### design/flow/run.sh
#!/bin/bash
# the make line also repeats each setting of config.mk as NAME=value (left out here)
make -C /OpenROAD-flow-scripts/flow DESIGN_CONFIG=/design/flow/config.mk WORK_HOME=/design/flow/orfs CLKGATE_MAP_FILE= finish
### design/flow/config.mk
export PLATFORM = sky130hd
export DESIGN_NAME = fft_4
export DESIGN_NICKNAME = fft_4
export VERILOG_FILES = /design/flow/design.v
export SDC_FILE = /design/flow/constraint.sdc
export NUM_CORES = 4
export LEC_CHECK = 0
export ABC_AREA = 1
export CAP_MARGIN = 20
export CORE_MARGIN = 2
export CORE_UTILIZATION = 62
export SLEW_MARGIN = 20
### design/flow/constraint.sdc
create_clock -name core_clock -period 1.8 [get_ports {clk}]
set_input_delay 0.3600 -clock core_clock [delete_from_list [all_inputs] [get_ports {clk}]]
set_output_delay 0.3600 -clock core_clock [all_outputs]
set_load 0.01 [all_outputs]
### design/flow/design.v
`timescale 1ns / 1ps
module fft_4(
        input               clk,
        input               rst_n,
        input wire signed [ 15:0]                   x0_real, 
        input wire signed [ 15:0]                   x0_imag,
        input wire signed [ 15:0]                   x1_real,
        input wire signed [ 15:0]                   x1_imag,
        input wire signed [ 15:0]                   x2_real,
        input wire signed [ 15:0]                   x2_imag,
        input wire signed [ 15:0]                   x3_real,
        input wire signed [ 15:0]                   x3_imag,
        output reg signed [ 15:0]                   X0_real,
        output reg signed [ 15:0]                   X0_imag,
        output reg signed [ 15:0]                   X1_real,
        output reg signed [ 15:0]                   X1_imag,            
        output reg signed [ 15:0]                   X2_real,
        output reg signed [ 15:0]                   X2_imag,
        output reg signed [ 15:0]                   X3_real,
        output reg signed [ 15:0]                   X3_imag
    );
parameter W4_0_real = 16'h7FFF; 
parameter W4_0_imag = 16'h0000;
parameter W4_1_real = 16'h0000;
parameter W4_1_imag = 16'h8000; 
parameter W4_2_real = 16'h8000; 
parameter W4_2_imag = 16'h0000; 
parameter W4_3_real = 16'h0000;   
parameter W4_3_imag = 16'h7FFF; 
        reg signed [ 15:0]              s0_real;
        reg signed [ 15:0]              s0_imag;
        reg signed [ 15:0]              s1_real;
        reg signed [ 15:0]              s1_imag;
        reg signed [ 15:0]              s2_real;
        reg signed [ 15:0]              s2_imag;
        reg signed [ 15:0]              s3_real;
        reg signed [ 15:0]              s3_imag;
        reg signed [ 15:0]              r0_real;
        reg signed [ 15:0]              r0_imag;
        reg signed [ 15:0]              r1_real;
        reg signed [ 15:0]              r1_imag;
        reg signed [ 15:0]              r2_real;
        reg signed [ 15:0]              r2_imag;
        reg signed [ 15:0]              r3_real;
        reg signed [ 15:0]              r3_imag;       
always @(posedge clk or negedge rst_n) begin
    if(!rst_n)begin
        s0_real     <=      'h0;
        s0_imag     <=      'h0;      
        s1_real     <=      'h0;
        s1_imag     <=      'h0;
        s2_real     <=      'h0;
        s2_imag     <=      'h0;
        s3_real     <=      'h0;
        s3_imag     <=      'h0;
    end
    else begin
        s0_real     <=      x0_real + x1_real;
        s0_imag     <=      x0_imag + x1_imag;
        s1_real     <=      x0_real - x1_real;
        s1_imag     <=      x0_imag - x1_imag;  
        s2_real     <=      x2_real + x3_real;
        s2_imag     <=      x2_imag + x3_imag;
        s3_real     <=      x2_real - x3_real;
        s3_imag     <=      x2_imag - x3_imag;
    end
end
always@(posedge clk or negedge rst_n)begin
    if (!rst_n)begin
        r0_real     <=      'h0;      
        r0_imag     <=      'h0;
        r1_real     <=      'h0;
        r1_imag     <=      'h0;
        r2_real     <=      'h0;
        r2_imag     <=      'h0;
        r3_real     <=      'h0;
        r3_imag     <=      'h0;
    end
    else begin
        r0_real     <=      s0_real + s2_real;
        r0_imag     <=      s0_imag + s2_imag;
        r2_real     <=      s0_real - s2_real;
        r2_imag     <=      s0_imag - s2_imag;
        r1_real     <=      s1_real + s3_imag;
        r1_imag     <=      s1_imag - s3_real;
        r3_real     <=      s1_real - s3_imag;
        r3_imag     <=      s1_imag + s3_real;
    end
end
always@(posedge clk or negedge rst_n)begin
    if (!rst_n)begin
        X0_real    <=       'b0;    
        X0_imag    <=       'b0; 
        X1_real    <=       'b0; 
        X1_imag    <=       'b0; 
        X2_real    <=       'b0; 
        X2_imag    <=       'b0; 
        X3_real    <=       'b0; 
        X3_imag    <=       'b0;
    end
    else begin
        X0_real    <=       r0_real;
        X0_imag    <=       r0_imag;
        X1_real    <=       r1_real;
        X1_imag    <=       r1_imag;
        X2_real    <=       r2_real;
        X2_imag    <=       r2_imag;
        X3_real    <=       r3_real;
        X3_imag    <=       r3_imag;
        end
end
endmodule
==> flow_summary.ini, run 1 <==
; synthesis and place-and-route metrics
[setup_path]
crit_path_start = s3_imag[5]
reg2reg_depth = 8
r2r_slack_ns = -0.15
cp.depth = 8
r2r-end = r1_real[12]
arrival_ns = 2.41
path_class = reg2reg
critical_path.top_delay_family = simple AND/OR/NAND/NOR gates
crit_path_end = r1_real[12]
start_kind = flip-flop
crit_fanout = 7
crit_path_end_kind = flip-flop
critPathSlowestCell = dfrtp_1
worst-path-buf-inv = 1
path_cells = inv_1 > ha_2 > nor2_1 > nand2_1 > nor2_1 > nand2_2 > nand4_1 > nand2_1
reg2reg_from = s3_imag[5]
crit_path_max_incr_delay_ns = 0.41
cp.required_ns = 2.26

[power_and_ir_drop]
total_power_mw = 41.8
powerSeq_mw = 13.3
pg_clk_mw = 8.49
leakage_nw = 18.2
switchingPower_mw = 17.2
power_leader = combinational cells
vdd_drop_max_v = 0.00116
clockPowerShare_pct = 20.3
pwr_density_cell_nw_per_um2 = 1290
combinationalPowerShare_pct = 47.8
seqPwrFrac_pct = 31.9
switching_share_pct = 41.2
powerComb_mw = 20.0
power.internal_mw = 24.6

[final_timing]
min_period_over_period_pct = 109
fin_crit_ns = 1.95
worstMarginPinSlew_ns = 0.531
setup-violations-final = 47
fin_ws_ns = -0.153
slew_viol_final = 0
setup-tns-final_ns = -2.75
hold_viol_final = 0
rsz0062_at_grt = true
finClkSkew_ns = 0.0145
max_freq_mhz = 512
max-slew-margin-rel_pct = 64.5
hold_ws_ns = 0.311

[detailed_routing]
via_per_inst = 5.56
first_iter_violations = 2495
wire_per_inst_um = 19.1
drt_wl_total_um = 82900
vias = 24100
ant_nets = 0
route.detailed.drc = 0
dr.pass1.iters = 8
diodes = 0

[floorplan]
chip_area_um2 = 41200
ioPinCount = 258
core_um2 = 38800
fp.dieH_um = 203
die_w_um = 203
fp-utilization_pct = 63.2
row_count = 72

[synth]
synthArstFlopShare_pct = 100
ys_ff = 372
floorplan.nets = 3639
xor_share_pct = 4.29
yosys_warnings = 1
synth_cells = 3253
synth.logic.top_family = simple AND/OR/NAND/NOR gates
ys_seq_share_pct = 38.0
ff_type = dfrtp_1
syn_area_per_cell_um2 = 7.54
topCellsByArea = dfrtp_1, nand2_1, ha_1
synthAdderAreaFrac_pct = 13.6
edf_count = 0
top_cells_by_count = nand2_1, inv_1, dfrtp_1
ys_cells = 3253
ys_area_um2 = 24500
netlist_area_um2 = 24500
synthMostInstantiatedCell = nand2_1
largest_area_cell = dfrtp_1
yosysUniqueCellTypes = 29
ys_sh_mux_pct = 0
simple_gate_share_pct = 27.0
top_cell_area_share_pct = 38.0
aoi_share_pct = 4.52

[placed_design]
port_buffers = 257
gp_congestion = 0.986
dp_slack_ns = -0.546
hpwlAfterDp_um = 56000

[cts]
h-tree-depth = 2
cts-root-buf = clkbuf_16
clock_sinks = 372
clk_latency_ns = 0.57
clk_path_buf_depth = 3
numCtsBuffers = 40
path_clk_slew_ns = 0.07
cts_tree = yes

[grt]
grt_pass1_vias = 23500
grt_max_degree = 59
grt_first_pass_wirelength_um = 118000
antenna_found_initial = 0
grt_overflow = 0
grt_use_total_pct = 36.4

[job]
tool_warnings = 152
drv_cap = 0

[final_layout]
area_growth_pct = 31.7
nNetsFinal = 4173

[min_path]
holdPathStages = 2
hold_end = s2_imag[1]
worstHoldStart = x3_imag[1]
hp-class = in2reg

[run_status]
run_status = complete, but fails checks
so_faults = setup timing
-- metal layers --
layer  share of wire (%)  up-vias  GRT usage, %
met3                 8.9      446          5.81
met5                   0        -             0
met1                  37    11300          44.3
li1                    -    10900             -
met4                 6.1        0          16.6
met2                  49     1530          63.6
-- area by class of cell --
type / instances / area (um^2)
multi-input combinational: 2162 / 13500
tap: 518 / 648
inverter: 626 / 2350
clock buffer: 47 / 1090
clock inverter: 22 / 230
sequential: 372 / 9320
timing repair buffer: 585 / 5140
fill: 2258 / 6520
-- metrics by stage --
stage	util, %	instance area [um^2]	std cells
after detailed placement	75.5	29300	4234
after CTS	79.6	30900	4314
after floorplan	-	24500	3253
final	83.2	32300	4332
after global placement	75.5	29300	4234
after global routing	83.2	32300	4332
-- what timing repair did --
action,4_1_cts,5_1_grt
resized,178,304
endpoints found under the setup margin,144,147
buffers inserted,10,19
endpoints found under the hold margin,31,0
hold buffers,1,0
pin swaps,12,51
==> inputs of run 2 (changes only) <==
Settings changed: ABC_AREA 1 to 0, CORE_UTILIZATION 62 to 72, CTS_CLUSTER_DIAMETER set to 371, CTS_CLUSTER_SIZE set to 99.
Clock period 1.8 ns to 1.87 ns, I/O delays scaled along.
==> flow_summary.ini, run 2 <==
; generated from flow reports
[run_status]
run_status = did not finish
stop_stage = 3_5_place_dp
firstError = [ERROR DPL-0033] detailed placement checks failed during check placement.

[synth]
synth.logic.top_family = adder cells
edf_count = 0
simple_gate_share_pct = 10.3
top_cells_by_count = dfrtp_1, ha_1, inv_1
largest_area_cell = dfrtp_1
syn_area_per_cell_um2 = 10.0
yosysUniqueCellTypes = 80
synthMostInstantiatedCell = dfrtp_1
synthArstFlopShare_pct = 100
xor_share_pct = 8.67
ys_cells = 2093
ys_seq_share_pct = 44.3
ys_ff = 372
ys_sh_mux_pct = 0.101
aoi_share_pct = 15.2
netlist_area_um2 = 21000
top_cell_area_share_pct = 44.3
yosys_warnings = 1
synth_cells = 2093
ff_type = dfrtp_1
synthAdderAreaFrac_pct = 15.8
topCellsByArea = dfrtp_1, ha_1, xnor2_1
ys_area_um2 = 21000
floorplan.nets = 2479

[floorplan]
row_count = 62
die_w_um = 175
fp-utilization_pct = 73.2
ioPinCount = 258
core_um2 = 28700
fp.dieH_um = 175
chip_area_um2 = 30600

[placed_design]
port_buffers = 257
gp_congestion = 1.08
run 2: stage by stage:
stage / setup WS [ns] / power, mW / TNS, ns / hold WS (ns)
2_1_floorplan: -0.423 / 21.7 / -6.83 / 0.0784
3_3_place_gp: -0.848 / 29.9 / -75.49 / 0.305
==> inputs of run 3 (changes only) <==
Settings changed: CTS_CLUSTER_DIAMETER 371 to 374, PLACE_DENSITY set to 0.38, SETUP_SLACK_MARGIN set to -0.08, TNS_END_PERCENT set to 70.
Clock period 1.87 ns to 1.65 ns, I/O delays scaled along.
==> flow_summary.ini, run 3 <==
; generated from flow reports
[synth]
syn_area_per_cell_um2 = 10.0
ff_type = dfrtp_1
netlist_area_um2 = 21000
topCellsByArea = dfrtp_1, ha_1, xnor2_1
synth_cells = 2093
ys_area_um2 = 21000
yosys_warnings = 1
ys_ff = 372
synth.logic.top_family = adder cells
synthMostInstantiatedCell = dfrtp_1
largest_area_cell = dfrtp_1
ys_seq_share_pct = 44.3
yosysUniqueCellTypes = 80
edf_count = 0
floorplan.nets = 2479
simple_gate_share_pct = 10.3
aoi_share_pct = 15.2
top_cell_area_share_pct = 44.3
ys_sh_mux_pct = 0.101
ys_cells = 2093
synthAdderAreaFrac_pct = 15.8
synthArstFlopShare_pct = 100
top_cells_by_count = dfrtp_1, ha_1, inv_1
xor_share_pct = 8.67

[floorplan]
ioPinCount = 258
die_w_um = 175
chip_area_um2 = 30600
fp-utilization_pct = 73.2
fp.dieH_um = 175
core_um2 = 28700
row_count = 62

[run_status]
firstError = [ERROR DPL-0038] Utilization greater than 100%, impossible to legalize
stop_stage = 3_5_place_dp
run_status = did not finish

[placed_design]
port_buffers = 257
gp_congestion = 1.03
==> run 3: metrics by stage <==
| step | hold WS, ns | cell area, um^2 | TNS (ns) | cells |
|---|---|---|---|---|
| after floorplan | 0.0344 | 22100 | -26.23 | 2093 |
| after global placement | 0.280 | 29200 | -113.21 | 3240 |
==> inputs of run 4 (changes only) <==
Settings changed: ABC_AREA 0 to not set, CTS_CLUSTER_DIAMETER 374 to not set, CTS_CLUSTER_SIZE 99 to not set, PLACE_DENSITY 0.38 to 0.78, SETUP_SLACK_MARGIN -0.08 to not set, TNS_END_PERCENT 70 to not set.
Clock period 1.65 ns to 2.74 ns, I/O delays scaled along.
==> flow_summary.ini, run 4 <==
; synthesis and place-and-route metrics
[cts]
h-tree-depth = 2
path_clk_slew_ns = 0.07
clk_path_buf_depth = 3
clk_latency_ns = 0.54
ctsHoldBuffers = 0
numCtsBuffers = 38
cts-root-buf = clkbuf_16
cts_tree = yes
clock_sinks = 372

[final_timing]
hold_viol_final = 0
min_period_over_period_pct = 117
max_freq_mhz = 312
slew_viol_final = 0
worstMarginPinSlew_ns = 0.738
fin_ws_ns = -0.468
setup-tns-final_ns = -1.40
hold_ws_ns = 0.00518
finClkSkew_ns = 0.0178
setup-violations-final = 10
fin_crit_ns = 3.21
max-slew-margin-rel_pct = 50.5

[setup_path]
cp.required_ns = 3.16
crit_fanout = 7
worst-path-buf-inv = 2
crit_path_start = s3_real[8]
path_cells = inv_1 > ha_1 > inv_2 > a21oi_1 > nor2_1 > nor3_2 > o31a_1 > o41ai_4 > xor2_1
crit_path_end = r3_imag[15]
start_kind = flip-flop
critPathSlowestCell = nor3_2
r2r-end = r3_imag[15]
path_class = reg2reg
cp.depth = 9
critical_path.top_delay_family = AND-OR/OR-AND gates
crit_path_max_incr_delay_ns = 0.60
reg2reg_depth = 9
r2r_slack_ns = -0.47
reg2reg_from = s3_real[8]
crit_path_end_kind = flip-flop
arrival_ns = 3.62

[synth]
topCellsByArea = dfrtp_1, ha_1, xnor2_1
xor_share_pct = 8.67
netlist_area_um2 = 21000
ys_ff = 372
synthMostInstantiatedCell = dfrtp_1
top_cell_area_share_pct = 44.3
yosysUniqueCellTypes = 80
synth.logic.top_family = adder cells
ys_sh_mux_pct = 0.101
syn_area_per_cell_um2 = 10.0
floorplan.nets = 2479
ff_type = dfrtp_1
ys_seq_share_pct = 44.3
synth_cells = 2093
synthArstFlopShare_pct = 100
synthAdderAreaFrac_pct = 15.8
largest_area_cell = dfrtp_1
aoi_share_pct = 15.2
top_cells_by_count = dfrtp_1, ha_1, inv_1
ys_cells = 2093
edf_count = 0
ys_area_um2 = 21000
yosys_warnings = 1
simple_gate_share_pct = 10.3

[power_and_ir_drop]
power.internal_mw = 15.9
combinationalPowerShare_pct = 45.6
clockPowerShare_pct = 20.4
total_power_mw = 26.5
switchingPower_mw = 10.5
seqPwrFrac_pct = 34.0
power_leader = combinational cells
pg_clk_mw = 5.41
powerSeq_mw = 8.98
switching_share_pct = 39.7
leakage_nw = 12.4
powerComb_mw = 12.1
pwr_density_cell_nw_per_um2 = 995
vdd_drop_max_v = 0.000998

[min_path]
hp-class = in2async

[detailed_routing]
vias = 20000
via_per_inst = 6.88
drt_wl_total_um = 77500
dr.pass1.iters = 17
first_iter_violations = 3313
ant_nets = 0
route.detailed.drc = 0
wire_per_inst_um = 26.7

[placed_design]
port_buffers = 257
gp_congestion = 1.01
hpwlAfterDp_um = 43800

[job]
drv_cap = 0
tool_warnings = 150

[grt]
grt_overflow = 0
antenna_found_initial = 9
grt_pass1_vias = 19800
grt_use_total_pct = 47.1
grt_first_pass_wirelength_um = 111000
grt_max_degree = 76

[final_layout]
fillers = 994
area_growth_pct = 26.6
nNetsFinal = 2867

[floorplan]
die_w_um = 175
chip_area_um2 = 30600
ioPinCount = 258
fp.dieH_um = 175
row_count = 62
fp-utilization_pct = 73.2
core_um2 = 28700

[run_status]
so_faults = setup timing
run_status = complete, but fails checks
run 4: final cells by class:
cell class / instances / area (um^2) / area share, %
clock inverter: 15 / 174 / 0.654
inverter: 230 / 863 / 3.25
clock buffer: 52 / 1080 / 4.08
multi-input combinational: 1411 / 10700 / 40.3
timing repair buffer: 428 / 3940 / 14.8
sequential: 372 / 9310 / 35.0
antenna: 7 / 17.5 / 0.0659
tap: 384 / 480 / 1.81
run 4: per-stage QoR:
step / setup slack [ns] / instances / util [%] / instance area (um^2)
CTS: 0.00691 / 2889 / 91.9 / 26400
finish: -0.468 / 2899 / 92.7 / 26600
global route: -0.338 / 2897 / 92.6 / 26600
global placement: -0.253 / 2821 / 87.3 / 25100
detailed placement: -0.380 / 2821 / 87.3 / 25100
floorplan: 0.265 / 2093 / - / 21000
run 4: what timing repair did:
item                       in CTS  in global routing
gates resized                   7                 43
pin swaps                       2                  6
setup endpoints to repair       8                 29
setup buffers                   1                  3
run 4: routing by layer:
layer	global-route usage, %	vias to the layer above	routed length, um	share of wire, %
met1	55.1	9230	24400	31
met3	12.4	817	10400	13
li1	-	7805	-	-
met4	31.8	6	8330	11
met2	76.5	2096	34400	44
met5	0	-	51	0.066
==> inputs of run 5 (changes only) <==
Settings changed: PLACE_DENSITY 0.78 to not set, PLACE_DENSITY_LB_ADDON set to 0.28, SETUP_SLACK_MARGIN set to 0.83.
Clock period 2.74 ns to 2.82 ns, I/O delays scaled along.
==> flow_summary.ini, run 5 <==
; generated from flow reports
[floorplan]
fp.dieH_um = 175
core_um2 = 28700
ioPinCount = 258
chip_area_um2 = 30600
row_count = 62
die_w_um = 175
fp-utilization_pct = 73.2

[synth]
synthAdderAreaFrac_pct = 15.8
top_cell_area_share_pct = 44.3
xor_share_pct = 8.67
ys_sh_mux_pct = 0.101
ys_cells = 2093
yosysUniqueCellTypes = 80
syn_area_per_cell_um2 = 10.0
floorplan.nets = 2479
ys_seq_share_pct = 44.3
synth.logic.top_family = adder cells
ys_ff = 372
synthMostInstantiatedCell = dfrtp_1
topCellsByArea = dfrtp_1, ha_1, xnor2_1
largest_area_cell = dfrtp_1
ff_type = dfrtp_1
top_cells_by_count = dfrtp_1, ha_1, inv_1
aoi_share_pct = 15.2
synth_cells = 2093
simple_gate_share_pct = 10.3
edf_count = 0
synthArstFlopShare_pct = 100
yosys_warnings = 1
netlist_area_um2 = 21000
ys_area_um2 = 21000

[placed_design]
placed_cell_area_um2 = 25500
dp_slack_ns = -0.212
gp_congestion = 1.01
hpwlAfterDp_um = 45700
placed_cells = 2778
port_buffers = 257

[run_status]
run_status = did not finish
firstError = [ERROR DPL-0038] Utilization greater than 100%, impossible to legalize
stop_stage = 4_1_cts
==> run 5: stage by stage <==
stage / util [%] / setup TNS, ns
after floorplan: - / 0
after global placement: 88.7 / -0.694
after detailed placement: 88.7 / -3.10
==> inputs of run 6 (changes only) <==
Settings changed: ABC_AREA set to 1, CTS_CLUSTER_DIAMETER set to 359, PLACE_DENSITY set to 0.79, PLACE_DENSITY_LB_ADDON 0.28 to not set, SETUP_SLACK_MARGIN 0.83 to 0.63.
Clock period 2.82 ns to 2.72 ns, I/O delays scaled along.
==> flow_summary.ini, run 6 <==
; synthesis and place-and-route metrics
[setup_path]
crit_path_end_kind = flip-flop
arrival_ns = 2.52
path_cells = inv_1 > ha_1 > fa_2 > inv_1 > nand3_1 > nand2_2 > nand2_1 > nand2_1 > nand2_1 > nand3_1 > nand2_1
start_kind = flip-flop
r2r-end = r3_real[14]
path_class = reg2reg
crit_top_cell = nand2_1
cp.depth = 11
reg2reg_from = s0_real[0]
crit_fanout = 4
crit_path_max_incr_delay_ns = 0.44
cp.required_ns = 3.14
crit_path_end = r3_real[14]
critical_path.top_delay_family = simple AND/OR/NAND/NOR gates
worst-path-buf-inv = 2
critPathSlowestCell = dfrtp_1
r2r_slack_ns = 0.62
reg2reg_depth = 11
crit_path_start = s0_real[0]

[cts]
path_clk_slew_ns = 0.07
numCtsBuffers = 39
clk_latency_ns = 0.55
cts_tree = yes
cts-root-buf = clkbuf_16
h-tree-depth = 2
clk_path_buf_depth = 3
clock_sinks = 372

[placed_design]
dp_slack_ns = 0.125
gp_congestion = 1.04
port_buffers = 257
hpwlAfterDp_um = 51400

[grt]
antenna_found_initial = 1
grt_max_degree = 71
grt_overflow = 0
grt_first_pass_wirelength_um = 111000
grt_use_total_pct = 39.0
grt_pass1_vias = 22300

[final_timing]
fin_ws_ns = 0.615
finClkSkew_ns = 0.0151
slew_viol_final = 0
worstMarginPinSlew_ns = 0.626
fin_crit_ns = 2.10
max-slew-margin-rel_pct = 58.1
rsz0062_at_grt = false
min_period_over_period_pct = 77.4
max_freq_mhz = 475
setup-tns-final_ns = 0
hold_ws_ns = 0.341
setup-violations-final = 0
hold_viol_final = 0

[power_and_ir_drop]
pg_clk_mw = 5.34
powerSeq_mw = 8.74
leakage_nw = 16.1
power_leader = combinational cells
seqPwrFrac_pct = 34.7
switchingPower_mw = 10.0
combinationalPowerShare_pct = 44.1
power.internal_mw = 15.2
switching_share_pct = 39.8
powerComb_mw = 11.1
clockPowerShare_pct = 21.2
vdd_drop_max_v = 0.000841
pwr_density_cell_nw_per_um2 = 882

[synth]
ys_ff = 372
topCellsByArea = dfrtp_1, nand2_1, ha_1
yosysUniqueCellTypes = 29
simple_gate_share_pct = 27.0
ys_sh_mux_pct = 0
synthMostInstantiatedCell = nand2_1
synth.logic.top_family = simple AND/OR/NAND/NOR gates
synthAdderAreaFrac_pct = 13.6
top_cell_area_share_pct = 38.0
aoi_share_pct = 4.52
top_cells_by_count = nand2_1, inv_1, dfrtp_1
netlist_area_um2 = 24500
ys_seq_share_pct = 38.0
syn_area_per_cell_um2 = 7.54
ff_type = dfrtp_1
yosys_warnings = 1
synth_cells = 3253
edf_count = 0
synthArstFlopShare_pct = 100
xor_share_pct = 4.29
ys_area_um2 = 24500
largest_area_cell = dfrtp_1
ys_cells = 3253
floorplan.nets = 3639

[floorplan]
fp.dieH_um = 189
row_count = 67
chip_area_um2 = 35600
fp-utilization_pct = 73.1
ioPinCount = 258
die_w_um = 189
core_um2 = 33500

[final_layout]
fillers = 1897
nNetsFinal = 3869
area_growth_pct = 16.5
seq_area_um2 = 9310
combGateArea_um2 = 12200

[min_path]
worstHoldStart = r3_imag[13]
hp-class = reg2reg
hold_end = X3_imag[13]
holdPathStages = 0

[detailed_routing]
route.detailed.drc = 0
first_iter_violations = 2626
via_per_inst = 5.74
dr.pass1.iters = 9
drt_wl_total_um = 71300
wire_per_inst_um = 18.0
ant_nets = 0
vias = 22700

[run_status]
run_status = no timing/DRC/antenna violations

[job]
tool_warnings = 149
drv_cap = 0
## run 6: metrics by stage
| step | area, um^2 | utilization, % | std cells | power [mW] |
|---|---|---|---|---|
| floorplan | 24500 | - | 3253 | 15.1 |
| global placement | 27100 | 80.9 | 3883 | 18.6 |
| detailed placement | 27100 | 80.9 | 3883 | 19.1 |
| CTS | 28400 | 84.7 | 3951 | 24.7 |
| global route | 28600 | 85.2 | 3958 | 26.5 |
| finish | 28600 | 85.2 | 3958 | 25.2 |
## run 6: area by class of cell
type / count / area share (%)
well taps: 448 / 1.96
multi-input cells: 2162 / 42.8
clock inverters: 15 / 0.530
diodes: 1 / 0.00876
repair buffers: 282 / 9.97
clock buffers: 52 / 3.88
flip-flops and latches: 372 / 32.6
inverters: 626 / 8.23
## run 6: metal layers
metal | routed length (um) | GRT usage (%) | vias up
li1 | - | - | 10300
met1 | 26000 | 47.5 | 10500
met2 | 34300 | 66.8 | 1533
met3 | 6850 | 6.74 | 382
met4 | 4240 | 20.3 | 0
met5 | 0 | 0 | -
## run 6: what timing repair did
action	4_1_cts	5_1_grt
setup buffers	0	6
pin swaps	0	5
gates resized	9	44
endpoints found under the hold margin	16	0
gates cloned	0	0
endpoints found under the setup margin	13	49
hold buffers	1	0
==> inputs of run 7 (changes only) <==
Settings changed: ABC_AREA 1 to not set, CORE_UTILIZATION 72 to 70, CTS_CLUSTER_DIAMETER 359 to not set, CTS_CLUSTER_SIZE set to 17, HOLD_SLACK_MARGIN set to 0.29, PLACE_DENSITY 0.79 to not set, SETUP_SLACK_MARGIN 0.63 to 0.85.
Clock period 2.72 ns to 3.29 ns, I/O delays scaled along.
==> flow_summary.ini, run 7 <==
; synthesis and place-and-route metrics
[run_status]
run_status = complete, but fails checks
so_faults = setup timing

[job]
tool_warnings = 154
drv_cap = 0

[setup_path]
crit_path_max_incr_delay_ns = 0.91
crit_path_end_kind = flip-flop
start_kind = flip-flop
arrival_ns = 3.76
path_class = reg2reg
critical_path.top_delay_family = AND-OR/OR-AND gates
reg2reg_from = s2_real[5]
critPathSlowestCell = o21ai_0
worst-path-buf-inv = 1
crit_fanout = 8
reg2reg_depth = 8
cp.depth = 8
cp.required_ns = 3.73
r2r_slack_ns = -0.03
path_cells = inv_1 > ha_1 > o21ai_0 > nand2b_1 > o41ai_4 > o21ai_1 > a21oi_1 > xnor2_1
crit_path_end = r2_real[15]
r2r-end = r2_real[15]
crit_path_start = s2_real[5]

[power_and_ir_drop]
power_leader = combinational cells
switching_share_pct = 40.3
switchingPower_mw = 9.00
pg_clk_mw = 4.33
vdd_drop_max_v = 0.000757
powerComb_mw = 10.4
powerSeq_mw = 7.58
total_power_mw = 22.3
pwr_density_cell_nw_per_um2 = 826
leakage_nw = 12.2
combinationalPowerShare_pct = 46.7
clockPowerShare_pct = 19.4
power.internal_mw = 13.3
seqPwrFrac_pct = 34.0

[final_timing]
max_freq_mhz = 301
hold_viol_final = 0
finClkSkew_ns = 0.0257
worstMarginPinSlew_ns = 1.06
max-slew-margin-rel_pct = 28.4
min_period_over_period_pct = 101
setup-tns-final_ns = -0.0327
hold_ws_ns = 0.334
setup-violations-final = 1
fin_ws_ns = -0.0327
fin_crit_ns = 3.32
rsz0062_at_grt = true
slew_viol_final = 0

[grt]
grt_first_pass_wirelength_um = 98900
antenna_found_initial = 8
grt_max_degree = 104
grt_pass1_vias = 18200
grt_use_total_pct = 40.7
grt_overflow = 0

[synth]
top_cells_by_count = dfrtp_1, ha_1, inv_1
ys_cells = 2093
netlist_area_um2 = 21000
simple_gate_share_pct = 10.3
ys_area_um2 = 21000
syn_area_per_cell_um2 = 10.0
floorplan.nets = 2479
ys_sh_mux_pct = 0.101
synthArstFlopShare_pct = 100
yosysUniqueCellTypes = 80
largest_area_cell = dfrtp_1
ys_ff = 372
topCellsByArea = dfrtp_1, ha_1, xnor2_1
synth.logic.top_family = adder cells
ff_type = dfrtp_1
synthMostInstantiatedCell = dfrtp_1
ys_seq_share_pct = 44.3
synthAdderAreaFrac_pct = 15.8
top_cell_area_share_pct = 44.3
edf_count = 0
synth_cells = 2093
aoi_share_pct = 15.2
xor_share_pct = 8.67
yosys_warnings = 1

[placed_design]
hpwlAfterDp_um = 41600
gp_congestion = 0.972
placed_cells = 2679
port_buffers = 257

[detailed_routing]
drt_wl_total_um = 79000
wire_per_inst_um = 27.9
ant_nets = 0
via_per_inst = 7.06
dr.pass1.iters = 14
vias = 19900
route.detailed.drc = 0
first_iter_violations = 3560

[final_layout]
nNetsFinal = 2793
stdcell_count = 2827
fillers = 1076
area_growth_pct = 28.6

[min_path]
worstHoldStart = r3_real[1]
hp-class = reg2reg
holdPathStages = 0
hold_end = X3_real[1]

[floorplan]
die_w_um = 177
fp-utilization_pct = 71.1
row_count = 63
chip_area_um2 = 31400
core_um2 = 29600
ioPinCount = 258
fp.dieH_um = 177

[cts]
path_clk_slew_ns = 0.07
numCtsBuffers = 37
cts-root-buf = clkbuf_16
clk_latency_ns = 0.55
h-tree-depth = 2
clock_sinks = 372
cts_tree = yes
clk_path_buf_depth = 3
[run 7: metal layers]
metal / up-vias / track usage [%] / part of all wire [%]
met5: - / 0 / 0.043
met4: 6 / 22.3 / 10
met3: 806 / 7.97 / 13
met2: 2138 / 69.1 / 45
met1: 9345 / 48.7 / 31
li1: 7650 / - / -
[run 7: cell type report]
class	instances	area (um^2)	share of cell area (%)
Clock buffer	49	1040	3.85
Antenna cell	5	12.5	0.0463
Tap cell	390	488	1.81
Inverter	230	883	3.27
Clock inverter	15	156	0.579
Multi-Input combinational cell	1411	11700	43.4
Sequential cell	372	9320	34.5
Timing Repair Buffer	355	3400	12.6
[run 7: through the flow]
stage                     worst slack (ns)  util [%]  cell area, um^2
after floorplan                      0.822         -            21100
after global placement               0.151      81.3            24000
after global routing                -0.230      91.4            27000
after detailed placement            0.0920      81.3            24000
final                              -0.0327      91.4            27000
after CTS                            0.682      87.7            25900
[run 7: what timing repair did]
item,4_1_cts,5_1_grt
hold buffers,1,0
pin swaps,50,73
hold endpoints to repair,94,0
buffers inserted,35,43
endpoints found under the setup margin,73,90
gates resized,116,165
==> inputs of run 8 (changes only) <==
Settings changed: CORE_UTILIZATION 70 to 71, CTS_CLUSTER_SIZE 17 to 35, HOLD_SLACK_MARGIN 0.29 to not set, SETUP_SLACK_MARGIN 0.85 to 0.83.
Clock period 3.29 ns to 2.82 ns, I/O delays scaled along.
==> flow_summary.ini, run 8 <==
; generated from flow reports
[run_status]
run_status = did not finish
stop_stage = 4_1_cts
firstError = [ERROR DPL-0038] Utilization greater than 100%, impossible to legalize

[placed_design]
gp_congestion = 1.01
hpwlAfterDp_um = 43500
placed_cells = 2765
port_buffers = 257
dp_slack_ns = -0.199
placed_cell_area_um2 = 25300

[floorplan]
chip_area_um2 = 31000
fp.dieH_um = 176
fp-utilization_pct = 72.6
core_um2 = 28900
ioPinCount = 258
die_w_um = 176
row_count = 62

[synth]
synthMostInstantiatedCell = dfrtp_1
ys_ff = 372
edf_count = 0
yosysUniqueCellTypes = 80
synth_cells = 2093
ys_seq_share_pct = 44.3
synth.logic.top_family = adder cells
xor_share_pct = 8.67
synthAdderAreaFrac_pct = 15.8
ys_area_um2 = 21000
ys_cells = 2093
yosys_warnings = 1
aoi_share_pct = 15.2
floorplan.nets = 2479
ff_type = dfrtp_1
largest_area_cell = dfrtp_1
synthArstFlopShare_pct = 100
top_cells_by_count = dfrtp_1, ha_1, inv_1
topCellsByArea = dfrtp_1, ha_1, xnor2_1
syn_area_per_cell_um2 = 10.0
simple_gate_share_pct = 10.3
top_cell_area_share_pct = 44.3
ys_sh_mux_pct = 0.101
netlist_area_um2 = 21000
==> inputs of run 9 (changes only) <==
Settings changed: CORE_UTILIZATION 71 to 65, CTS_CLUSTER_SIZE 35 to not set, HOLD_SLACK_MARGIN set to 0.29, SETUP_SLACK_MARGIN 0.83 to -0.15.
Clock period 2.82 ns to 1.96 ns, I/O delays scaled along.
==> flow_summary.ini, run 9 <==
; generated from flow reports
[run_status]
run_status = did not finish
stop_stage = 5_1_grt
firstError = [ERROR GRT-0116] Global routing finished with congestion. Check the congestion regions in the DRC Viewer.

[placed_design]
hpwlAfterDp_um = 47700
gp_congestion = 1.00
port_buffers = 257
dp_slack_ns = -0.913

[synth]
floorplan.nets = 2479
edf_count = 0
simple_gate_share_pct = 10.3
netlist_area_um2 = 21000
xor_share_pct = 8.67
yosysUniqueCellTypes = 80
synthAdderAreaFrac_pct = 15.8
synth_cells = 2093
ys_ff = 372
yosys_warnings = 1
synth.logic.top_family = adder cells
largest_area_cell = dfrtp_1
ys_area_um2 = 21000
aoi_share_pct = 15.2
top_cell_area_share_pct = 44.3
topCellsByArea = dfrtp_1, ha_1, xnor2_1
ff_type = dfrtp_1
ys_seq_share_pct = 44.3
synthArstFlopShare_pct = 100
synthMostInstantiatedCell = dfrtp_1
ys_cells = 2093
ys_sh_mux_pct = 0.101
syn_area_per_cell_um2 = 10.0
top_cells_by_count = dfrtp_1, ha_1, inv_1

[floorplan]
chip_area_um2 = 33800
row_count = 65
fp.dieH_um = 184
core_um2 = 31700
fp-utilization_pct = 66.2
ioPinCount = 258
die_w_um = 184

[grt]
grt_use_total_pct = 74.4
grt_overflow = 8

[cts]
clk_path_buf_depth = 3
numCtsBuffers = 38
h-tree-depth = 2
clock_sinks = 372
cts-root-buf = clkbuf_16
-- run 9: metrics by stage --
stage | TNS (ns) | cell area (um^2) | instances | utilization, %
floorplan | -6.02 | 21200 | 2093 | -
detailed placement | -77.60 | 27700 | 3159 | 87.3
global placement | -64.99 | 27700 | 3159 | 87.3
CTS | -18.54 | 30600 | 3273 | 96.4
-- run 9: routing by layer --
metal,overflow,GRT usage [%]
met2,3,91.3
met4,4,71.7
met3,1,61.9
met1,0,73.2
met5,0,29.6
-- run 9: timing repair --
item	in CTS
setup buffers	53
resized	278
hold buffers	1
endpoints found under the setup margin	117
pin swaps	144
endpoints found under the hold margin	280
==> inputs of run 10 (changes only) <==
Settings changed: ABC_AREA set to 1, CORE_UTILIZATION 65 to 72, HOLD_SLACK_MARGIN 0.29 to not set, PLACE_DENSITY set to 0.78, SETUP_SLACK_MARGIN -0.15 to not set.
Clock period 1.96 ns to 1.94 ns, I/O delays scaled along.
==> flow_summary.ini, run 10 <==
; generated from flow reports
[run_status]
firstError = [ERROR GRT-0232] Routing congestion too high. Check the congestion heatmap in the GUI.
stop_stage = 5_1_grt
run_status = did not finish

[synth]
syn_area_per_cell_um2 = 7.54
topCellsByArea = dfrtp_1, nand2_1, ha_1
floorplan.nets = 3639
ys_cells = 3253
top_cell_area_share_pct = 38.0
ff_type = dfrtp_1
aoi_share_pct = 4.52
ys_area_um2 = 24500
synth.logic.top_family = simple AND/OR/NAND/NOR gates
largest_area_cell = dfrtp_1
edf_count = 0
xor_share_pct = 4.29
ys_ff = 372
simple_gate_share_pct = 27.0
ys_sh_mux_pct = 0
synth_cells = 3253
ys_seq_share_pct = 38.0
synthMostInstantiatedCell = nand2_1
synthAdderAreaFrac_pct = 13.6
top_cells_by_count = nand2_1, inv_1, dfrtp_1
yosysUniqueCellTypes = 29
synthArstFlopShare_pct = 100
yosys_warnings = 1
netlist_area_um2 = 24500

[placed_design]
placed_cell_area_um2 = 29000
gp_congestion = 1.02
port_buffers = 257
dp_slack_ns = -0.440
hpwlAfterDp_um = 56900

[floorplan]
chip_area_um2 = 35600
fp.dieH_um = 189
core_um2 = 33500
fp-utilization_pct = 73.1
die_w_um = 189
row_count = 67
ioPinCount = 258

[cts]
h-tree-depth = 2
clock_sinks = 372
numCtsBuffers = 39
cts-root-buf = clkbuf_16
clk_path_buf_depth = 3

[grt]
grt_overflow = 57
grt_use_total_pct = 81.6
-- run 10: through the flow --
step           instances  power, mW
2_1_floorplan       3253       21.1
3_3_place_gp        4128       26.8
3_5_place_dp        4128       27.8
4_1_cts             4198       36.6
-- run 10: layer usage --
metal  overflow  global-route usage (%)
met1          0                    80.0
met2         24                    94.0
met3          2                    72.6
met4         30                    80.4
met5          1                    51.1
-- run 10: repair_timing --
| action | 4_1_cts |
|---|---|
| endpoints found under the hold margin | 42 |
| pin swaps | 1 |
| gates resized | 47 |
| endpoints found under the setup margin | 52 |
| cloned | 0 |
| hold buffers | 1 |
| buffers inserted | 1 |
==> inputs of run 11 (changes only) <==
Settings changed: CORE_ASPECT_RATIO set to 0.5, CTS_CLUSTER_DIAMETER set to 400, CTS_CLUSTER_SIZE set to 98, PLACE_DENSITY 0.78 to not set, SETUP_SLACK_MARGIN set to 0.28.
Clock period 1.94 ns to 0.948 ns, I/O delays scaled along.
==> flow_summary.ini, run 11 <==
; generated from flow reports
[synth]
netlist_area_um2 = 24500
edf_count = 0
ys_cells = 3253
aoi_share_pct = 4.52
simple_gate_share_pct = 27.0
xor_share_pct = 4.29
syn_area_per_cell_um2 = 7.54
yosysUniqueCellTypes = 29
floorplan.nets = 3639
ys_sh_mux_pct = 0
synth.logic.top_family = simple AND/OR/NAND/NOR gates
top_cells_by_count = nand2_1, inv_1, dfrtp_1
ys_seq_share_pct = 38.0
ys_area_um2 = 24500
synthArstFlopShare_pct = 100
synthMostInstantiatedCell = nand2_1
ff_type = dfrtp_1
topCellsByArea = dfrtp_1, nand2_1, ha_1
synth_cells = 3253
ys_ff = 372
top_cell_area_share_pct = 38.0
yosys_warnings = 1
synthAdderAreaFrac_pct = 13.6
largest_area_cell = dfrtp_1

[floorplan]
core_um2 = 33300
fp-utilization_pct = 73.7
ioPinCount = 258
chip_area_um2 = 35600
die_w_um = 265
row_count = 47
fp.dieH_um = 135

[placed_design]
dp_slack_ns = -1.30
port_buffers = 257
hpwlAfterDp_um = 77700
placed_cell_area_um2 = 32000
gp_congestion = 1.10

[run_status]
firstError = [ERROR DPL-0038] Utilization greater than 100%, impossible to legalize
run_status = did not finish
stop_stage = 4_1_cts
## run 11: stage by stage
step / utilization, % / total power, mW / std cells
after floorplan: - / 45.7 / 3253
after global placement: 96.1 / 60.8 / 4270
after detailed placement: 96.1 / 65.7 / 4270
==> inputs of run 12 (changes only) <==
Settings changed: ABC_AREA 1 to not set, CORE_ASPECT_RATIO 0.5 to not set, CORE_UTILIZATION 72 to 66, CTS_CLUSTER_DIAMETER 400 to not set, CTS_CLUSTER_SIZE 98 to not set, HOLD_SLACK_MARGIN set to -0.1, SETUP_SLACK_MARGIN 0.28 to not set.
Clock period 0.948 ns to 2.38 ns, I/O delays scaled along.
==> flow_summary.ini, run 12 <==
; synthesis and place-and-route metrics
[floorplan]
chip_area_um2 = 33300
fp-utilization_pct = 66.7
row_count = 65
fp.dieH_um = 182
core_um2 = 31500
ioPinCount = 258
die_w_um = 182

[power_and_ir_drop]
clockPowerShare_pct = 19.8
pwr_density_cell_nw_per_um2 = 1170
combinationalPowerShare_pct = 48.9
powerComb_mw = 16.7
leakage_nw = 13.7
switchingPower_mw = 14.1
switching_share_pct = 41.4
seqPwrFrac_pct = 31.2
power.internal_mw = 20.0
powerSeq_mw = 10.7
pg_clk_mw = 6.78
power_leader = combinational cells
vdd_drop_max_v = 0.00111

[placed_design]
hpwlAfterDp_um = 45500
port_buffers = 257
placed_cells = 3010
gp_congestion = 0.963

[synth]
ys_cells = 2093
top_cell_area_share_pct = 44.3
topCellsByArea = dfrtp_1, ha_1, xnor2_1
ff_type = dfrtp_1
largest_area_cell = dfrtp_1
floorplan.nets = 2479
simple_gate_share_pct = 10.3
ys_ff = 372
synth_cells = 2093
edf_count = 0
ys_sh_mux_pct = 0.101
aoi_share_pct = 15.2
ys_seq_share_pct = 44.3
synthArstFlopShare_pct = 100
xor_share_pct = 8.67
yosys_warnings = 1
syn_area_per_cell_um2 = 10.0
synth.logic.top_family = adder cells
synthMostInstantiatedCell = dfrtp_1
synthAdderAreaFrac_pct = 15.8
yosysUniqueCellTypes = 80
netlist_area_um2 = 21000
ys_area_um2 = 21000
top_cells_by_count = dfrtp_1, ha_1, inv_1

[grt]
grt_first_pass_wirelength_um = 113000
grt_pass1_vias = 20500
grt_use_total_pct = 44.1
grt_overflow = 0
grt_max_degree = 63
antenna_found_initial = 14

[detailed_routing]
ant_nets = 0
route.detailed.drc = 0
first_iter_violations = 3917
dr.pass1.iters = 23
vias = 21900
wire_per_inst_um = 29.9
via_per_inst = 7.00
drt_wl_total_um = 93800

[cts]
numCtsBuffers = 38
h-tree-depth = 2
clk_latency_ns = 0.55
cts_tree = yes
clk_path_buf_depth = 3
path_clk_slew_ns = 0.08
cts-root-buf = clkbuf_16
clock_sinks = 372

[final_timing]
rsz0062_at_grt = true
finClkSkew_ns = 0.0255
max_freq_mhz = 317
hold_viol_final = 51
min_period_over_period_pct = 133
slew_viol_final = 0
hold_ws_ns = -0.120
setup-violations-final = 69
fin_crit_ns = 3.16
max-slew-margin-rel_pct = 28.3
worstMarginPinSlew_ns = 1.07
fin_ws_ns = -0.778

[setup_path]
r2r_slack_ns = -0.78
crit_path_max_incr_delay_ns = 0.51
crit_path_end_kind = flip-flop
critical_path.top_delay_family = AND-OR/OR-AND gates
reg2reg_depth = 8
reg2reg_from = s3_real[6]
worst-path-buf-inv = 2
r2r-end = r3_imag[13]
arrival_ns = 3.54
crit_fanout = 6
crit_path_start = s3_real[6]
start_kind = flip-flop
cp.depth = 8
critPathSlowestCell = dfrtp_1
path_cells = inv_1 > ha_1 > inv_1 > a21oi_1 > o21ai_0 > a21oi_1 > o21ai_0 > xnor2_1
crit_path_end = r3_imag[13]
path_class = reg2reg
cp.required_ns = 2.76

[final_layout]
nNetsFinal = 3075
postLayoutCoreUtil_pct = 92.9
stdcell_count = 3133
area_growth_pct = 39.2

[job]
drv_cap = 0
tool_warnings = 150

[run_status]
so_faults = hold timing, setup timing
run_status = complete, but fails checks

[min_path]
hp-class = in2async
[run 12: layout make-up]
| cell class | count | area [um^2] |
|---|---|---|
| tap | 402 | 503 |
| multi-input combinational | 1411 | 11600 |
| inverter | 230 | 868 |
| fill | 1028 | 2240 |
| clock buffer | 49 | 1070 |
| sequential | 372 | 9320 |
| clock inverter | 15 | 260 |
| antenna | 18 | 45.0 |
| timing repair buffer | 636 | 5540 |
[run 12: per-layer routing]
| metal | vias up | wire length (um) | global-route usage (%) |
|---|---|---|---|
| li1 | 8244 | - | - |
| met1 | 10200 | 28400 | 50.1 |
| met2 | 2453 | 39500 | 72.3 |
| met3 | 1046 | 14600 | 11.5 |
| met4 | 16 | 10900 | 32.5 |
| met5 | - | 474 | 0 |
[run 12: timing repair]
item	4_1_cts	5_1_grt
cloned	0	0
pin swaps	54	100
endpoints found under the setup margin	53	94
buffers inserted	17	26
hold buffers	0	0
gates resized	82	171
[run 12: stage by stage]
stage / setup WS (ns) / area (um^2) / TNS [ns] / total power, mW
2_1_floorplan: 0.00178 / 21000 / 0 / 16.6
3_3_place_gp: -0.517 / 26400 / -23.13 / 21.9
3_5_place_dp: -0.599 / 26400 / -30.66 / 22.7
4_1_cts: -0.161 / 28200 / -1.12 / 30.2
5_1_grt: -1.08 / 29200 / -20.49 / 34.9
6_report: -0.778 / 29200 / -17.10 / 34.2
==> inputs of run 13 (changes only) <==
Settings changed: CAP_MARGIN 20 to 35, CELL_PAD_IN_SITES_DETAIL_PLACEMENT set to 2, CELL_PAD_IN_SITES_GLOBAL_PLACEMENT set to 2, CORE_UTILIZATION 66 to 65, CTS_CLUSTER_DIAMETER set to 294, CTS_CLUSTER_SIZE set to 55, GPL_ROUTABILITY_DRIVEN set to 0, GPL_TIMING_DRIVEN set to 0, HOLD_SLACK_MARGIN -0.1 to not set, MIN_ROUTING_LAYER set to met1, PLACE_DENSITY_LB_ADDON set to 0.3, SLEW_MARGIN 20 to 40, TNS_END_PERCENT set to 30.
Clock period 2.38 ns to 3.76 ns, I/O delays scaled along.
==> flow_summary.ini, run 13 <==
; generated from flow reports
[synth]
topCellsByArea = dfrtp_1, ha_1, xnor2_1
ys_sh_mux_pct = 0.101
ys_ff = 372
top_cells_by_count = dfrtp_1, ha_1, inv_1
top_cell_area_share_pct = 44.3
ys_seq_share_pct = 44.3
synth_cells = 2093
floorplan.nets = 2479
synthAdderAreaFrac_pct = 15.8
ff_type = dfrtp_1
yosysUniqueCellTypes = 80
xor_share_pct = 8.67
ys_area_um2 = 21000
synthArstFlopShare_pct = 100
simple_gate_share_pct = 10.3
yosys_warnings = 1
edf_count = 0
synthMostInstantiatedCell = dfrtp_1
aoi_share_pct = 15.2
syn_area_per_cell_um2 = 10.0
netlist_area_um2 = 21000
largest_area_cell = dfrtp_1
synth.logic.top_family = adder cells
ys_cells = 2093

[floorplan]
core_um2 = 31700
row_count = 65
chip_area_um2 = 33800
die_w_um = 184
fp-utilization_pct = 66.2
fp.dieH_um = 184

[run_status]
firstError = [ERROR FLW-0024] Place density exceeds 1.0 (current PLACE_DENSITY_LB_ADDON =  0.3). Please check if the value of  PLACE_DENSITY_LB_ADDON is between 0 and 0.99.
run_status = did not finish
stop_stage = 3_1_place_gp_skip_io
==> inputs of run 14 (changes only) <==
Settings changed: ABC_AREA set to 1, CAP_MARGIN 35 to 20, CELL_PAD_IN_SITES_DETAIL_PLACEMENT 2 to not set, CELL_PAD_IN_SITES_GLOBAL_PLACEMENT 2 to not set, CORE_UTILIZATION 65 to 68, CTS_CLUSTER_DIAMETER 294 to not set, CTS_CLUSTER_SIZE 55 to not set, GPL_ROUTABILITY_DRIVEN 0 to not set, GPL_TIMING_DRIVEN 0 to not set, MIN_ROUTING_LAYER met1 to not set, PLACE_DENSITY_LB_ADDON 0.3 to not set, SLEW_MARGIN 40 to 20, TNS_END_PERCENT 30 to not set.
Clock period 3.76 ns to 3.12 ns, I/O delays scaled along.
==> flow_summary.ini, run 14 <==
; synthesis and place-and-route metrics
[power_and_ir_drop]
switching_share_pct = 39.3
pwr_density_cell_nw_per_um2 = 767
clockPowerShare_pct = 21.7
powerSeq_mw = 7.59
leakage_nw = 16.0
power_leader = combinational cells
switchingPower_mw = 8.53
pg_clk_mw = 4.71
combinationalPowerShare_pct = 43.4
vdd_drop_max_v = 0.000872
powerComb_mw = 9.42
total_power_mw = 21.7
power.internal_mw = 13.2
seqPwrFrac_pct = 34.9

[synth]
synthMostInstantiatedCell = nand2_1
synthAdderAreaFrac_pct = 13.6
simple_gate_share_pct = 27.0
synth.logic.top_family = simple AND/OR/NAND/NOR gates
edf_count = 0
syn_area_per_cell_um2 = 7.54
ff_type = dfrtp_1
top_cell_area_share_pct = 38.0
synth_cells = 3253
top_cells_by_count = nand2_1, inv_1, dfrtp_1
ys_seq_share_pct = 38.0
topCellsByArea = dfrtp_1, nand2_1, ha_1
ys_area_um2 = 24500
yosys_warnings = 1
ys_sh_mux_pct = 0
yosysUniqueCellTypes = 29
netlist_area_um2 = 24500
floorplan.nets = 3639
aoi_share_pct = 4.52
ys_ff = 372
xor_share_pct = 4.29
synthArstFlopShare_pct = 100
ys_cells = 3253
largest_area_cell = dfrtp_1

[cts]
cts_resized = 0
clock_sinks = 372
h-tree-depth = 2
clk_latency_ns = 0.57
cts_tree = yes
path_clk_slew_ns = 0.06
numCtsBuffers = 39
clk_path_buf_depth = 3
cts-root-buf = clkbuf_16
post_cts_buffers = 0
ctsHoldBuffers = 0

[setup_path]
start_kind = flip-flop
cp.required_ns = 3.56
worst-path-buf-inv = 2
crit_path_end_kind = flip-flop
cp.depth = 11
crit_fanout = 4
arrival_ns = 2.73
crit_path_max_incr_delay_ns = 0.44
reg2reg_from = s1_imag[0]
reg2reg_depth = 11
path_cells = inv_1 > ha_1 > fa_1 > inv_1 > nand3_1 > nand2_1 > nand2_1 > nand2_1 > nand2_1 > nand3_1 > nand2_1
critPathSlowestCell = dfrtp_1
critical_path.top_delay_family = simple AND/OR/NAND/NOR gates
r2r_slack_ns = 0.82
crit_path_end = r1_imag[14]
path_class = reg2reg
crit_top_cell = nand2_1
r2r-end = r1_imag[14]
crit_path_start = s1_imag[0]

[final_timing]
slew_viol_final = 0
finClkSkew_ns = 0.0190
max_freq_mhz = 436
max-slew-margin-rel_pct = 54.8
fin_crit_ns = 2.30
setup-violations-final = 0
worstMarginPinSlew_ns = 0.673
min_period_over_period_pct = 73.6
setup-tns-final_ns = 0
rsz0062_at_grt = false
hold_viol_final = 0

[detailed_routing]
wire_per_inst_um = 17.3
first_iter_violations = 1994
vias = 21700
dr.pass1.iters = 6
drt_wl_total_um = 68600
route.detailed.drc = 0
ant_nets = 0
via_per_inst = 5.48
diodes = 0

[placed_design]
gp_congestion = 0.975
port_buffers = 257
hpwlAfterDp_um = 52700

[floorplan]
fp.dieH_um = 194
ioPinCount = 258
fp-utilization_pct = 68.9
core_um2 = 35600
chip_area_um2 = 37600
die_w_um = 194
row_count = 69

[min_path]
hp-class = in2async

[run_status]
run_status = no timing/DRC/antenna violations

[grt]
grt_first_pass_wirelength_um = 111000
grt_max_degree = 72
antenna_found_initial = 2
grt_overflow = 0
grt_pass1_vias = 22000
grt_use_total_pct = 36.7

[final_layout]
area_growth_pct = 15.6
nNetsFinal = 3854

[job]
drv_cap = 0
tool_warnings = 148
[run 14: layer usage]
metal / up-vias / track usage, % / wire length (um) / share of wire [%]
met1: 10200 / 44.9 / 26700 / 39
met3: 239 / 6.66 / 5260 / 7.7
met4: 0 / 16.8 / 3230 / 4.7
met2: 1054 / 63.4 / 33300 / 49
met5: - / 0 / 0 / 0
li1: 10200 / - / - / -
[run 14: area by class of cell]
type,instances,area [um^2]
Multi-Input combinational cell,2162,12100
Sequential cell,372,9310
Fill cell,2415,7230
Timing Repair Buffer,267,2720
Inverter,626,2350
Clock buffer,53,1090
Tap cell,461,577
Clock inverter,18,189
[run 14: stage by stage]
| stage | setup WS (ns) | util (%) | cells | hold slack (ns) | instance area [um^2] |
|---|---|---|---|---|---|
| finish | 0.824 | 79.7 | 3959 | 0.0432 | 28300 |
| global placement | 0.520 | 76.1 | 3888 | 0.331 | 27100 |
| floorplan | 1.19 | - | 3253 | 0.328 | 24500 |
| global route | 0.756 | 79.7 | 3959 | 0.0666 | 28300 |
| CTS | 0.869 | 79.7 | 3959 | 0.0521 | 28300 |
| detailed placement | 0.475 | 76.1 | 3888 | 0.335 | 27100 |
==> inputs of run 15 (changes only) <==
Settings changed: ABC_AREA 1 to not set, CORE_ASPECT_RATIO set to 0.63, CORE_MARGIN 2 to 3, CTS_CLUSTER_DIAMETER set to 380, CTS_CLUSTER_SIZE set to 55, GPL_ROUTABILITY_DRIVEN set to 0, MAX_ROUTING_LAYER set to met4, MIN_ROUTING_LAYER set to met1, PLACE_DENSITY_LB_ADDON set to 0.04, SETUP_SLACK_MARGIN set to -0.15, SLEW_MARGIN 20 to 25, TNS_END_PERCENT set to 10.
Clock period 3.12 ns to 1.78 ns, I/O delays scaled along.
==> flow_summary.ini, run 15 <==
; generated from flow reports
[synth]
syn_area_per_cell_um2 = 10.0
yosysUniqueCellTypes = 80
synth.logic.top_family = adder cells
top_cells_by_count = dfrtp_1, ha_1, inv_1
xor_share_pct = 8.67
synth_cells = 2093
ys_seq_share_pct = 44.3
aoi_share_pct = 15.2
synthMostInstantiatedCell = dfrtp_1
topCellsByArea = dfrtp_1, ha_1, xnor2_1
simple_gate_share_pct = 10.3
top_cell_area_share_pct = 44.3
largest_area_cell = dfrtp_1
ys_cells = 2093
floorplan.nets = 2479
ff_type = dfrtp_1
synthAdderAreaFrac_pct = 15.8
ys_sh_mux_pct = 0.101
netlist_area_um2 = 21000
synthArstFlopShare_pct = 100
ys_ff = 372
ys_area_um2 = 21000
edf_count = 0
yosys_warnings = 1

[floorplan]
core_um2 = 30000
fp.dieH_um = 145
chip_area_um2 = 33100
fp-utilization_pct = 69.9
ioPinCount = 258
row_count = 50
die_w_um = 227

[placed_design]
placed_cell_area_um2 = 28000
hpwlAfterDp_um = 55400
port_buffers = 257

[run_status]
run_status = did not finish
firstError = [ERROR DPL-0033] detailed placement checks failed during check placement.
stop_stage = 4_1_cts
## run 15: per-stage QoR
stage          TNS, ns  setup slack (ns)  power (mW)  std cells  hold WS (ns)
2_1_floorplan   -22.10            -0.522        22.3       2093        0.0604
3_3_place_gp   -102.54             -1.15        31.5       3204         0.203
3_5_place_dp   -126.62             -1.21        33.1       3204         0.210
==> inputs of run 16 (changes only) <==
Settings changed: CORE_ASPECT_RATIO 0.63 to not set, CORE_MARGIN 3 to 2, CORE_UTILIZATION 68 to 70, CTS_CLUSTER_DIAMETER 380 to not set, CTS_CLUSTER_SIZE 55 to not set, GPL_ROUTABILITY_DRIVEN 0 to not set, MAX_ROUTING_LAYER met4 to not set, MIN_ROUTING_LAYER met1 to not set, PLACE_DENSITY_LB_ADDON 0.04 to not set, SETUP_SLACK_MARGIN -0.15 to 0.85, SLEW_MARGIN 25 to 20, TNS_END_PERCENT 10 to not set.
Clock period 1.78 ns to 3.21 ns, I/O delays scaled along.
==> flow_summary.ini, run 16 <==
; generated from flow reports
[run_status]
run_status = did not finish
stop_stage = 5_1_grt

[cts]
cts-root-buf = clkbuf_16
ctsHoldBuffers = 0
clk_path_buf_depth = 3
numCtsBuffers = 38
h-tree-depth = 2
clock_sinks = 372

[floorplan]
row_count = 63
fp-utilization_pct = 71.1
fp.dieH_um = 177
die_w_um = 177
ioPinCount = 258
core_um2 = 29600
chip_area_um2 = 31400

[synth]
ys_sh_mux_pct = 0.101
yosys_warnings = 1
synthAdderAreaFrac_pct = 15.8
top_cells_by_count = dfrtp_1, ha_1, inv_1
aoi_share_pct = 15.2
ys_cells = 2093
synth.logic.top_family = adder cells
ff_type = dfrtp_1
netlist_area_um2 = 21000
topCellsByArea = dfrtp_1, ha_1, xnor2_1
xor_share_pct = 8.67
edf_count = 0
synth_cells = 2093
synthArstFlopShare_pct = 100
largest_area_cell = dfrtp_1
ys_ff = 372
yosysUniqueCellTypes = 80
ys_area_um2 = 21000
top_cell_area_share_pct = 44.3
syn_area_per_cell_um2 = 10.0
ys_seq_share_pct = 44.3
floorplan.nets = 2479
synthMostInstantiatedCell = dfrtp_1
simple_gate_share_pct = 10.3

[placed_design]
hpwlAfterDp_um = 42200
placed_cells = 2688
gp_congestion = 0.996
port_buffers = 257
run 16: what timing repair did:
action                     in CTS
resized                       163
setup endpoints to repair      88
buffers inserted               32
gates cloned                    0
pin swaps                      66
run 16: per-stage QoR:
| stage | setup WS (ns) | area [um^2] | hold slack, ns |
|---|---|---|---|
| CTS | 0.678 | 26300 | 0.0403 |
| detailed placement | 0.0352 | 24100 | 0.335 |
| global placement | 0.0883 | 24100 | 0.331 |
| floorplan | 0.758 | 21200 | 0.331 |
==> inputs of run 17 (changes only) <==
Settings changed: CORE_UTILIZATION 70 to 65, SETUP_SLACK_MARGIN 0.85 to not set.
Clock period 3.21 ns to 2.4 ns, I/O delays scaled along.
==> flow_summary.ini, run 17 <==
; synthesis and place-and-route metrics
[cts]
h-tree-depth = 2
numCtsBuffers = 38
clock_sinks = 372
cts_tree = yes
clk_path_buf_depth = 3
cts-root-buf = clkbuf_16
clk_latency_ns = 0.55
path_clk_slew_ns = 0.07

[final_timing]
min_period_over_period_pct = 127
finClkSkew_ns = 0.0255
fin_crit_ns = 3.05
fin_ws_ns = -0.650
setup-violations-final = 50
max-slew-margin-rel_pct = 28.4
rsz0062_at_grt = true
hold_viol_final = 0
max_freq_mhz = 328
worstMarginPinSlew_ns = 1.06
slew_viol_final = 0

[placed_design]
gp_congestion = 1.03
port_buffers = 257
hpwlAfterDp_um = 45100
placed_cells = 2991
placed_cell_area_um2 = 26300

[setup_path]
cp.depth = 10
r2r_slack_ns = -0.58
critPathSlowestCell = o21ai_0
cp.required_ns = 2.87
crit_path_start = x3_real[6]
crit_fanout = 4
r2r-end = r3_imag[13]
worst-path-buf-inv = 3
start_kind = input port
reg2reg_depth = 9
critical_path.top_delay_family = AND-OR/OR-AND gates
crit_path_end_kind = flip-flop
crit_path_end = s3_real[12]
path_cells = clkdlybuf4s50_1 > inv_1 > ha_1 > buf_4 > o21ai_0 > nand2b_1 > o41a_1 > a41o_1 > a21oi_1 > xnor2_1
crit_path_max_incr_delay_ns = 0.80
arrival_ns = 3.52
path_class = in2reg
reg2reg_from = s3_real[8]

[synth]
floorplan.nets = 2479
syn_area_per_cell_um2 = 10.0
netlist_area_um2 = 21000
ys_sh_mux_pct = 0.101
ys_ff = 372
simple_gate_share_pct = 10.3
ys_seq_share_pct = 44.3
ff_type = dfrtp_1
ys_cells = 2093
top_cell_area_share_pct = 44.3
synth_cells = 2093
topCellsByArea = dfrtp_1, ha_1, xnor2_1
yosys_warnings = 1
ys_area_um2 = 21000
largest_area_cell = dfrtp_1
xor_share_pct = 8.67
edf_count = 0
aoi_share_pct = 15.2
synth.logic.top_family = adder cells
synthMostInstantiatedCell = dfrtp_1
synthArstFlopShare_pct = 100
top_cells_by_count = dfrtp_1, ha_1, inv_1
yosysUniqueCellTypes = 80
synthAdderAreaFrac_pct = 15.8

[power_and_ir_drop]
powerComb_mw = 15.2
pwr_density_cell_nw_per_um2 = 1100
vdd_drop_max_v = 0.00123
switchingPower_mw = 12.5
power.internal_mw = 19.3
leakage_nw = 13.6
total_power_mw = 31.8
pg_clk_mw = 6.36
combinationalPowerShare_pct = 47.8
powerSeq_mw = 10.3
switching_share_pct = 39.3
clockPowerShare_pct = 20.0
seqPwrFrac_pct = 32.2
power_leader = combinational cells

[grt]
grt_use_total_pct = 40.6
grt_max_degree = 65
grt_first_pass_wirelength_um = 107000
grt_overflow = 0
grt_pass1_vias = 19900
antenna_found_initial = 13

[job]
tool_warnings = 150
drv_cap = 0

[floorplan]
ioPinCount = 258
fp-utilization_pct = 66.2
core_um2 = 31700
row_count = 65
die_w_um = 184
fp.dieH_um = 184
chip_area_um2 = 33800

[min_path]
holdPathStages = 0
hp-class = reg2reg
hold_end = X0_imag[2]
worstHoldStart = r0_imag[2]

[detailed_routing]
via_per_inst = 6.55
route.detailed.drc = 0
drt_wl_total_um = 81100
ant_nets = 0
first_iter_violations = 2894
vias = 20400
wire_per_inst_um = 26.1
dr.pass1.iters = 12

[final_layout]
fillers = 1233
postLayoutCoreUtil_pct = 90.9
area_growth_pct = 37.3
nNetsFinal = 3057
combGateArea_um2 = 11400
seq_area_um2 = 9320
fin_area_um2 = 28800
stdcell_count = 3110

[run_status]
run_status = complete, but fails checks
so_faults = setup timing
run 17: through the flow:
stage / TNS, ns / setup slack, ns / hold WS, ns
2_1_floorplan: 0 / 0.0105 / 0.184
3_3_place_gp: -21.66 / -0.520 / 0.331
3_5_place_dp: -30.23 / -0.621 / 0.335
4_1_cts: -0.378 / -0.102 / 0.348
5_1_grt: -9.87 / -0.592 / 0.350
6_report: -9.06 / -0.650 / 0.346
run 17: cell type report:
cell class	instances	share of cell area, %
Antenna cell	9	0.0781
Clock buffer	52	3.94
Clock inverter	16	0.586
Inverter	230	3.04
Multi-Input combinational cell	1411	39.5
Sequential cell	372	32.3
Tap cell	402	1.74
Timing Repair Buffer	618	18.8
run 17: repair_timing:
| action | in CTS | in global routing |
|---|---|---|
| hold buffers | 1 | 0 |
| setup buffers | 17 | 26 |
| endpoints found under the hold margin | 54 | 0 |
| gates resized | 74 | 127 |
| endpoints found under the setup margin | 48 | 84 |
| pin swaps | 37 | 80 |
run 17: metal layers:
layer | global-route usage, % | vias to the layer above | wire [um]
met3 | 8.06 | 823 | 10200
met2 | 68.9 | 1877 | 36200
li1 | - | 8172 | -
met4 | 25.5 | 10 | 8290
met5 | 0 | - | 126
met1 | 47.4 | 9500 | 26300
Power is estimated from default activity; no workload was simulated.
